raven:
// axis_uart_v1_0
module axis_uart_v1_0 #(
	parameter integer BAUD_PRESCALER = 10,	 
	parameter integer PARITY = 0, 			 
	parameter integer BYTE_SIZE = 8, 		 
	parameter integer STOP_BITS = 0, 		 
	parameter integer FIFO_DEPTH = 16,		 
	parameter integer FLOW_CONTROL = 1,		 
	parameter integer DYNAMIC_CONFIG = 1	 
)
(
	input wire aclk,
	input wire aresetn,
	input wire [23:0]s_axis_config_tdata,	 
	input wire s_axis_config_tvalid,
	output wire s_axis_config_tready,
	input wire [15:0]s_axis_tdata,
	input wire s_axis_tvalid,
	output wire s_axis_tready,
	output wire [15:0]m_axis_tdata,
	output wire m_axis_tuser,				 
	output wire m_axis_tvalid,
	input wire m_axis_tready,
	output wire tx,
	input wire rx,
	output wire rts,						 
	input wire cts							 
);
==> flow/config.mk <==
export PLATFORM = sky130hd
export DESIGN_NAME = axis_uart_v1_0
export DESIGN_NICKNAME = axis_uart_v1_0
export VERILOG_FILES = /design/flow/design.v
export SDC_FILE = /design/flow/constraint.sdc
export NUM_CORES = 4
export LEC_CHECK = 0
export ABC_AREA = 0
export CAP_MARGIN = 20
export CELL_PAD_IN_SITES_DETAIL_PLACEMENT = 2
export CORE_ASPECT_RATIO = 0.86
export CORE_MARGIN = 10
export CORE_UTILIZATION = 18
export GPL_ROUTABILITY_DRIVEN = 0
export MAX_ROUTING_LAYER = met4
export MIN_ROUTING_LAYER = met2
export PLACE_DENSITY_LB_ADDON = 0.14
export SLEW_MARGIN = 20
==> flow/constraint.sdc <==
create_clock -name core_clock -period 4.15 [get_ports {aclk}]
set_input_delay 0.8300 -clock core_clock [delete_from_list [all_inputs] [get_ports {aclk}]]
set_output_delay 0.8300 -clock core_clock [all_outputs]
set_load 0.01 [all_outputs]
run.sh (not shown) runs the stock make flow with config.mk's settings and CLKGATE_MAP_FILE=.
Input-level comparison between juniper and raven:
- removing MAX_ROUTING_LAYER (formerly met4)
- removing ABC_AREA (formerly 0)
- removing MIN_ROUTING_LAYER (formerly met2)
- removing CORE_ASPECT_RATIO (formerly 0.86)
- removing CELL_PAD_IN_SITES_DETAIL_PLACEMENT (formerly 2)
- changing CORE_MARGIN from 10 to 2
- changing CORE_UTILIZATION from 18 to 41
- removing GPL_ROUTABILITY_DRIVEN (formerly 0)
- removing PLACE_DENSITY_LB_ADDON (formerly 0.14)
- changing the clock period (ns, I/O delays scaled along) from 4.15 to 5.79
[summary]
Logic gate fraction of the total cell area on juniper is up relative to raven. For juniper, the slowest library cell on the worst path was sky130_fd_sc_hd__dfxtp_2, unlike raven, where it was sky130_fd_sc_hd__mux4_2. Global-route wire length before repair, juniper and raven, lower one = juniper. The final reports for juniper and raven show post-route met1 wirelength higher in the former. juniper vs raven on total track usage: juniper is the higher one. In the tables for juniper and raven, hold slack reads higher with juniper. Compared to raven, juniper has number of filler instances in the final layout 13900 lower. Row post-layout total power: juniper lower / raven higher.
Relative to juniper, the following input files were edited for quartz:
- CORE_UTILIZATION changed from 41 to 50
- SETUP_SLACK_MARGIN newly set to 1.51
- the clock period (ns, I/O delays scaled along) changed from 5.79 to 8.0
Findings:
Comparing juniper and quartz, data arrival time of the critical path is higher on quartz. Going from juniper to quartz, HPWL reported at the end of detailed placement -about 1.5%, switching power share of the total -0.65 points, wire length of the first global-routing pass +0.64%, worst-case setup margin in the final layout +1.43 ns, number of diodes added for antenna fixing +4. Reported for juniper and quartz, area taken by flip-flops and latches turned out identical to the last digit.
Input changes introduced in sierra (baseline for comparison: quartz):
- CORE_UTILIZATION now 56, was 50
- SETUP_SLACK_MARGIN no longer set, was 1.51
- the clock period (ns, I/O delays scaled along) now 3.22, was 8.0
## What came out
Total power: sierra above quartz. Net switching component of the power (lower): quartz. sierra against quartz: first-iteration detailed-routing DRC count moved down, fill cell instance count of the final layout dropped 20%. Share of cell area taken by multi-input logic gates, quartz and sierra, higher one = quartz. quartz and sierra: one clean run, quartz; the rest did not finish clean. Complete run, failing final checks: sierra, reason negative setup slack. sierra does better than quartz on wire length. Multi-input combinational cell count: quartz vs sierra — no meaningful difference. sierra -> quartz: synthesized area delta 0, exact match. In the metrics for quartz and sierra, the one carrying the lower clock distribution power is quartz.
Power is estimated from default activity; no workload was simulated.
